== build 32 ==
Design hopselection, start of the top module:
module hopselection(
clk_6M, rstz, p_033us,
regi_isMaster,
ps_pagerespTO,
fk_page,
scancase,
m_half_tslot_p,
connsnewslave, connsnewmaster,
txbit_period, rxbit_period,
fkset_p,   
psackfhs, pagetxfhs, pagetmp, pagerxackfhs ,
corre_threshold,
psrxfhs_succ_p,
psrxfhs,
pstxid,
m_tslot_p, ms_tslot_p,
ps_N_incr_p,
pageAB_2Npage_count, 
Atrain,
regi_interlace_offset, regi_page_k_nudge,
regi_AFH_mode,
regi_AFH_N, regi_AFH_channel_map,
ps, gips, is, giis, page, inquiry, mpr, spr, ir, conns,
prs_clock_frozen, prm_clock_frozen,
CLK, CLKE, CLKN, BD_ADDR,
counter_isFHS,
fk,
fk_chg_p, fk_chg_p_ff,
fk_pstxid
);
input clk_6M, rstz, p_033us;
input regi_isMaster;
input ps_pagerespTO;
input fk_page;
input scancase;
input m_half_tslot_p;
input connsnewslave, connsnewmaster;
input txbit_period, rxbit_period;
input fkset_p;   
input psackfhs, pagetxfhs, pagetmp, pagerxackfhs ;
input corre_threshold;
wire [5:0] counter_clkN1;
wire [5:0] counter_clkE1;
input psrxfhs_succ_p;
  ...
==> flow/config.mk <==
export PLATFORM = sky130hd
export DESIGN_NAME = hopselection
export DESIGN_NICKNAME = hopselection
export VERILOG_FILES = /design/flow/design.v
export SDC_FILE = /design/flow/constraint.sdc
export NUM_CORES = 4
export LEC_CHECK = 0
export CAP_MARGIN = 30
export CELL_PAD_IN_SITES_GLOBAL_PLACEMENT = 0
export CORE_MARGIN = 4
export CORE_UTILIZATION = 40
export CTS_CLUSTER_SIZE = 83
export PLACE_DENSITY = 0.91
export SETUP_SLACK_MARGIN = 3.08
export SLEW_MARGIN = 20
export TNS_END_PERCENT = 55
==> flow/constraint.sdc <==
create_clock -name core_clock -period 16.6 [get_ports {clk_6M}]
set_input_delay 3.3200 -clock core_clock [delete_from_list [all_inputs] [get_ports {clk_6M}]]
set_output_delay 3.3200 -clock core_clock [all_outputs]
set_load 0.01 [all_outputs]
run.sh (not shown) runs the stock make flow with config.mk's settings and CLKGATE_MAP_FILE=.
Build 32 finished all stages; layout check result: FAIL, due to setup timing.
Relative to build 32, the following input files were edited for build 55:
# build 32
export LEC_CHECK = 0
export CAP_MARGIN = 30
export CELL_PAD_IN_SITES_GLOBAL_PLACEMENT = 0
export CORE_MARGIN = 4
export CORE_UTILIZATION = 40
export CTS_CLUSTER_SIZE = 83
export PLACE_DENSITY = 0.91
export SETUP_SLACK_MARGIN = 3.08
export SLEW_MARGIN = 20
export TNS_END_PERCENT = 55
create_clock -name core_clock -period 16.6 [get_ports {clk_6M}]
# build 55
export LEC_CHECK = 0
export CAP_MARGIN = 20
export CORE_MARGIN = 2
export CORE_UTILIZATION = 66
export CTS_CLUSTER_DIAMETER = 232
export SLEW_MARGIN = 20
create_clock -name core_clock -period 15.1 [get_ports {clk_6M}]
[summary]
- Build 55: all stages done; final checks FAILED (setup timing).
- On worst setup slack, build 55 does worse than build 32.
- Post-layout instance area in build 55 vs build 32: up 300 um^2
- Row worst IR drop on VDD: build 55 lower / build 32 higher
- Per the comparison of build 55 with build 32, sequential power climbed 9.8%, average routed wire per standard cell went up, total global routing overflow saw little to no change, critical path data required time fell 1.20 ns, instance tally after logic synthesis shows no meaningful change.
- On met3 usage, the higher figure sits with build 55, not build 32.
- [diff] routed wire length, build 55 relative to build 32: regression
For build 28, these inputs were changed with respect to build 55:
# build 55
export LEC_CHECK = 0
export CAP_MARGIN = 20
export CORE_MARGIN = 2
export CORE_UTILIZATION = 66
export CTS_CLUSTER_DIAMETER = 232
export SLEW_MARGIN = 20
create_clock -name core_clock -period 15.1 [get_ports {clk_6M}]
# build 28
export LEC_CHECK = 0
export CAP_MARGIN = 20
export CORE_MARGIN = 2
export CORE_UTILIZATION = 43
export PLACE_DENSITY = 0.6
export SLEW_MARGIN = 20
create_clock -name core_clock -period 23.1 [get_ports {clk_6M}]
Results
- Apart from build 55, each of build 55 and build 28 ends the flow with a layout that passes the timing, DRC and antenna checks.
- [flow] build 55 | stages: complete | final checks: fail | reason: setup timing
- Area of the multi-input gates (build 28 vs. build 55) decreases by a few percent
- Delta (build 28 minus build 55): via count has decreased; area added between synthesis and finish went down by 14 points; sequential share of layout area moved up; initial cell density of the core now sits lower; routed metal-1 wire length decreased by 2.3% relative to the old numbers.
- Per the comparison of build 28 with build 55, number of clock buffers inserted by TritonCTS has remained practically unchanged, inserted tap cell count went up by 197, part of the power in the clock network shows an increase of 4.7 points.
- Relative to build 55, the design area measured on build 28 has decreased by more than 10%.
- Lower share of power burned in combinational logic among build 55 and build 28: build 28
The following lists how build 87 was set up differently from build 28:
# build 28
export LEC_CHECK = 0
export CAP_MARGIN = 20
export CORE_MARGIN = 2
export CORE_UTILIZATION = 43
export PLACE_DENSITY = 0.6
export SLEW_MARGIN = 20
create_clock -name core_clock -period 23.1 [get_ports {clk_6M}]
# build 87
export LEC_CHECK = 0
export ABC_AREA = 1
export CAP_MARGIN = 20
export CORE_MARGIN = 2
export CORE_UTILIZATION = 57
export CTS_CLUSTER_DIAMETER = 260
export CTS_CLUSTER_SIZE = 98
export PLACE_DENSITY = 0.6
export SLEW_MARGIN = 20
create_clock -name core_clock -period 12.9 [get_ports {clk_6M}]
Results
Build 87 finished all stages; however, its layout fails the closing checks, the failures being setup timing.
Relative to build 28, power in sequential cells has gone up in build 87.
Worst slack on hold paths, build 87 and build 28, lower one = build 87.
Compared with build 28, build 87 shows a higher worst-case headroom to the max-slew limit.
Area growth from synthesis to layout (lower): build 28
Setup slack in build 87 is smaller than in build 28.
Per the comparison of build 87 with build 28, area of the die went down by 25%; instance area after placement went up by 1900 um^2.
A cell with the largest stage delay on the worst path of sky130_fd_sc_hd__clkdlybuf4s50_1 is what build 28 shows, while sky130_fd_sc_hd__fa_1 belongs to build 87.

* * *

Starting RTL as in the previous note.
Settings: LEC_CHECK=0, CAP_MARGIN=35, CELL_PAD_IN_SITES_GLOBAL_PLACEMENT=0, CORE_ASPECT_RATIO=0.84, CORE_MARGIN=9, CORE_UTILIZATION=28, CTS_CLUSTER_DIAMETER=167, CTS_CLUSTER_SIZE=93, GPL_ROUTABILITY_DRIVEN=0, GPL_TIMING_DRIVEN=1, MAX_ROUTING_LAYER=met4, PLACE_DENSITY_LB_ADDON=0.2, SLEW_MARGIN=20; clock period 17.0 ns.
The first run finished but failed the layout checks on setup timing.
Change:
CAP_MARGIN = 20   (was 35)
CELL_PAD_IN_SITES_GLOBAL_PLACEMENT = unset   (was 0)
CORE_ASPECT_RATIO = unset   (was 0.84)
CORE_MARGIN = 2   (was 9)
CORE_UTILIZATION = 58   (was 28)
CTS_CLUSTER_DIAMETER = unset   (was 167)
CTS_CLUSTER_SIZE = unset   (was 93)
GPL_ROUTABILITY_DRIVEN = unset   (was 0)
GPL_TIMING_DRIVEN = unset   (was 1)
MAX_ROUTING_LAYER = unset   (was met4)
PLACE_DENSITY_LB_ADDON = unset   (was 0.2)
clock period = 12.8 ns   (was 17.0 ns; I/O delays follow)
=> The changed run completed, yet does not pass: setup timing; first-iteration DRC count came out higher by about 27%; via count came out higher by 12%; design area came out higher by about 4.3%; worst setup slack is worse by 2600 ps; synthesized cell count is unchanged; clock skew came out lower by 7.7 ps; non-clock buffer count came out higher by 210; global-route usage came out higher by 20 points; synthesized area stays the same.
Change:
ABC_AREA = 1   (was unset)
CORE_UTILIZATION = 66   (was 58)
CTS_CLUSTER_DIAMETER = 226   (was unset)
HOLD_SLACK_MARGIN = 0.28   (was unset)
What happened:
- The new run finished but failed the layout checks on setup timing
- fmax is higher by 4.9%
- final area came out lower by 4.8%
- total power drops by 0.60%
- global-route usage came out higher by 10 points
- worst setup slack improved by 720 ps
- register-to-register slack gets worse by 200 ps
- first-iteration DRC count is higher to 2.7 times its value
- area after synthesis drops by 1.8%
- wire length went up by 28%
Change:
CORE_UTILIZATION = 72   (was 66)
SETUP_SLACK_MARGIN = 3.71   (was unset)
- With this change the flow ended with an error in clock tree synthesis on DPL-0038
- synthesized area does not change
- die area drops by 8.1%
- synthesized cell count stays the same

* * *

== run A ==
hopselection again, from the RTL that the note above started with.
Settings: LEC_CHECK=0, ABC_AREA=1, CAP_MARGIN=10, CORE_MARGIN=2, CORE_UTILIZATION=72, CTS_CLUSTER_SIZE=52, HOLD_SLACK_MARGIN=0.29, PLACE_DENSITY=0.6, SETUP_SLACK_MARGIN=3.84, SLEW_MARGIN=20; clock period 12.9 ns.
What ended run A was a tool error in clock tree synthesis (4_1_cts); the run never finished.
## Diff of input files: run B against run A
- changing CAP_MARGIN from 10 to 20
- removing HOLD_SLACK_MARGIN (formerly 0.29)
- removing CTS_CLUSTER_SIZE (formerly 52)
- removing SETUP_SLACK_MARGIN (formerly 3.84)
- removing ABC_AREA (formerly 1)
- changing CORE_UTILIZATION from 72 to 40
- changing the clock period (ns, I/O delays scaled along) from 12.9 to 25.0
Run B went all the way through synthesis, placement and routing and the layout is clean on timing, DRC and antenna.
In the flow results for run B and run A, the height of the die is larger on run B.
Width of the die: run B higher than run A
From run A to run B the numbers moved as follows: final weighted congestion in routability-driven placement shows a reduction of 16%, synthesized cell count shows a reduction of 560, die area shows an increase of 81%, placement-stage cell area shows a reduction of about 7%.
Going from run A to run B, xor and xnor fraction of the mapped netlist area increased by 3.1 points relative to the old numbers; average cell area after synthesis grew by 31%.
[inputs] run C vs run B
- CORE_ASPECT_RATIO now 0.5, previously not set
- PLACE_DENSITY no longer set, was 0.6
- TNS_END_PERCENT now 20, previously not set
- PLACE_DENSITY_LB_ADDON now 0.3, previously not set
- CTS_CLUSTER_SIZE now 100, previously not set
- CTS_CLUSTER_DIAMETER now 328, previously not set
- CORE_UTILIZATION now 45, was 40
- CORE_MARGIN now 7, was 2
Notes after the runs:
Of run C and run B, run C shows the higher part of the cycle the worst path needs, with run B below it. Taking run B as the reference, in run C via count of the routed design shrank by 177; width of the chip up 37%; critical path depth increased about 4.4%. Going from run B to run C, combinational group share of total power up 1.1 points; fraction of met3 tracks used by global routing -0.18 points; maximum operating frequency lost 0.87%; setup slack went down 0.20 ns; depth of the worst register-to-register path went down by 1. [compare] base=run B new=run C: proportion of total power due to net switching shows an increase of 1.3 points; worst hold slack shows a reduction of 0.011 ns.

* * *

Starting RTL as in the previous note.
Settings: LEC_CHECK=0, ABC_AREA=1, CAP_MARGIN=20, CORE_MARGIN=2, CORE_UTILIZATION=68, CTS_CLUSTER_DIAMETER=232, CTS_CLUSTER_SIZE=37, HOLD_SLACK_MARGIN=0.3, MAX_ROUTING_LAYER=met4, SETUP_SLACK_MARGIN=0.04, SLEW_MARGIN=20; clock period 15.1 ns.
The first run produced a layout that fails on setup timing.
Then changed:
ABC_AREA = unset   (was 1)
CORE_UTILIZATION = 40   (was 68)
CTS_CLUSTER_DIAMETER = unset   (was 232)
CTS_CLUSTER_SIZE = unset   (was 37)
HOLD_SLACK_MARGIN = unset   (was 0.3)
MAX_ROUTING_LAYER = unset   (was met4)
PLACE_DENSITY = 0.6   (was unset)
SETUP_SLACK_MARGIN = unset   (was 0.04)
clock period = 23.1 ns   (was 15.1 ns; I/O delays follow)
The changed run completed without violations.
Count of clock-buffer cells in the layout rises by 6.
Clock skew drops by 4.3 ps.
Final area drops by 7.4%.
Non-clock buffer count falls by 188.
Then changed:
CORE_UTILIZATION = 66   (was 40)
CTS_CLUSTER_DIAMETER = 238   (was unset)
MAX_ROUTING_LAYER = met4   (was unset)
TNS_END_PERCENT = 5   (was unset)
clock period = 16.2 ns   (was 23.1 ns; I/O delays follow)
Outcome:
- The changed run produced a layout that fails on setup timing
- sequential cell count is unchanged
- die area came out lower by 39%
- worst setup slack gets worse by 2600 ps
- synthesized cell count does not change
- global-route usage rose by 20 points
- non-clock buffer count climbs by 202
Then changed:
CORE_UTILIZATION = 69   (was 66)
CTS_CLUSTER_DIAMETER = unset   (was 238)
CTS_CLUSTER_SIZE = 14   (was unset)
MAX_ROUTING_LAYER = unset   (was met4)
PLACE_DENSITY = unset   (was 0.6)
TNS_END_PERCENT = unset   (was 5)
clock period = 13.9 ns   (was 16.2 ns; I/O delays follow)
- With this change the flow never finished: it broke off in global routing (GRT-0232)
- synthesized cell count is unchanged
- area after synthesis stays the same
- die area went down by 4.2%
Then changed:
CORE_UTILIZATION = 40   (was 69)
CTS_CLUSTER_SIZE = 83   (was 14)
PLACE_DENSITY = 0.85   (was unset)
clock period = 25.0 ns   (was 13.9 ns; I/O delays follow)
=> The changed run produced a clean layout. Area after synthesis is unchanged. Die area went up by well over a third. Synthesized cell count stays the same.

* * *

== job 101 ==
hopselection again, from the RTL that the note above started with.
make LEC_CHECK=0 ABC_AREA=1 CAP_MARGIN=15 CORE_MARGIN=2 CORE_UTILIZATION=72 CTS_CLUSTER_DIAMETER=142 CTS_CLUSTER_SIZE=99 HOLD_SLACK_MARGIN=-0.08 PLACE_DENSITY=0.6 SLEW_MARGIN=20 finish   # period 21.1 ns
The inputs of job 102 differ from those of job 101 as listed below.
- removing HOLD_SLACK_MARGIN (formerly -0.08)
- setting SETUP_SLACK_MARGIN to 3.84 for the first time
- changing CTS_CLUSTER_SIZE from 99 to 52
- changing CAP_MARGIN from 15 to 10
- removing ABC_AREA (formerly 1)
- removing CTS_CLUSTER_DIAMETER (formerly 142)
- changing the clock period (ns, I/O delays scaled along) from 21.1 to 13.6
### Flow results
Job 102: it failed during clock tree synthesis (4_1_cts), and the tool reported DPL-0033.
Going from job 101 to job 102, die size grew slightly.
Going from job 101 to job 102, the mux cell area share after synthesis was found to have gone up by 14 points.
Job 102 ended up with a lower minimum setup slack after placement than job 101 did.
Job 102 vs job 101, synthesized cell count went down by 560.
In job 102, the area share of and/or/nand/nor cells after synthesis came out 10 points below the value in job 101.
The final reports for job 102 and job 101 show post-synth area from yosys stat higher in the former.

* * *

Starting RTL as in the previous note.
==> flow/design.v (excerpt) <==
module hopselection(
clk_6M, rstz, p_033us,
regi_isMaster,
ps_pagerespTO,
fk_page,
scancase,
m_half_tslot_p,
connsnewslave, connsnewmaster,
txbit_period, rxbit_period,
fkset_p,   
psackfhs, pagetxfhs, pagetmp, pagerxackfhs ,
corre_threshold,
psrxfhs_succ_p,
psrxfhs,
pstxid,
m_tslot_p, ms_tslot_p,
ps_N_incr_p,
pageAB_2Npage_count, 
Atrain,
regi_interlace_offset, regi_page_k_nudge,
regi_AFH_mode,
regi_AFH_N, regi_AFH_channel_map,
ps, gips, is, giis, page, inquiry, mpr, spr, ir, conns,
prs_clock_frozen, prm_clock_frozen,
CLK, CLKE, CLKN, BD_ADDR,
counter_isFHS,
fk,
fk_chg_p, fk_chg_p_ff,
fk_pstxid
);
Settings: LEC_CHECK=0, ABC_AREA=1, CAP_MARGIN=35, CELL_PAD_IN_SITES_GLOBAL_PLACEMENT=3, CORE_ASPECT_RATIO=0.84, CORE_MARGIN=9, CORE_UTILIZATION=28, CTS_CLUSTER_DIAMETER=226, CTS_CLUSTER_SIZE=93, GPL_ROUTABILITY_DRIVEN=0, GPL_TIMING_DRIVEN=1, MAX_ROUTING_LAYER=met4, PLACE_DENSITY_LB_ADDON=0.18, SLEW_MARGIN=20, TNS_END_PERCENT=65; clock period 17.0 ns.
Rerun with:
ABC_AREA = unset   (was 1)
CAP_MARGIN = 20   (was 35)
CELL_PAD_IN_SITES_GLOBAL_PLACEMENT = unset   (was 3)
CORE_ASPECT_RATIO = unset   (was 0.84)
CORE_MARGIN = 2   (was 9)
CORE_UTILIZATION = 12   (was 28)
CTS_CLUSTER_DIAMETER = unset   (was 226)
CTS_CLUSTER_SIZE = unset   (was 93)
GPL_ROUTABILITY_DRIVEN = unset   (was 0)
GPL_TIMING_DRIVEN = unset   (was 1)
MAX_ROUTING_LAYER = unset   (was met4)
PLACE_DENSITY = 0.6   (was unset)
PLACE_DENSITY_LB_ADDON = unset   (was 0.18)
TNS_END_PERCENT = unset   (was 65)
clock period = 30.4 ns   (was 17.0 ns; I/O delays follow)
Effect: The changed run finished with timing, DRC and antenna clean. Utilization falls by 20 points. Die area grows by well over a third. Area after synthesis came out higher slightly. Wire length goes down slightly. Via count came out lower by a little under a tenth. Design area climbs by a few percent. Non-clock buffer count goes down by 83. Total power is lower by well over a third. Global-route usage shrinks by 9.2 points. Hold slack barely changes.
Rerun with:
CORE_UTILIZATION = 18   (was 12)
GPL_ROUTABILITY_DRIVEN = 0   (was unset)
TNS_END_PERCENT = 55   (was unset)
clock period = 25.0 ns   (was 30.4 ns; I/O delays follow)
Outcome: Clock power grows by 29%; power grows by 19%; final cell count shrinks by 16%; global-route usage grows by 2.5 points; die area shrinks by 33%; synthesized cell count does not change; count of clock-buffer cells in the layout shrinks by 1; cell area shrinks by 3.4%; combinational power grows by about 20%; sequential share of layout area grows by 0.66 points; synthesized area stays the same.
Rerun with:
CELL_PAD_IN_SITES_GLOBAL_PLACEMENT = 2   (was unset)
CORE_MARGIN = 7   (was 2)
CORE_UTILIZATION = 45   (was 18)
CTS_CLUSTER_DIAMETER = 328   (was unset)
CTS_CLUSTER_SIZE = 34   (was unset)
GPL_ROUTABILITY_DRIVEN = unset   (was 0)
PLACE_DENSITY = 0.35   (was 0.6)
SETUP_SLACK_MARGIN = -1.83   (was unset)
TNS_END_PERCENT = unset   (was 55)
Result: Sequential cell count does not change; worst setup slack gains 0.71 ns; total power drops slightly; core utilization climbs by 32 points; global-route usage climbs by 12 points; final cell count drops by about a fifth; first-iteration DRC count drops slightly; count of clock-buffer cells in the layout does not change; design area drops by a few percent; area after synthesis does not change.
Power is estimated from default activity; no workload was simulated.
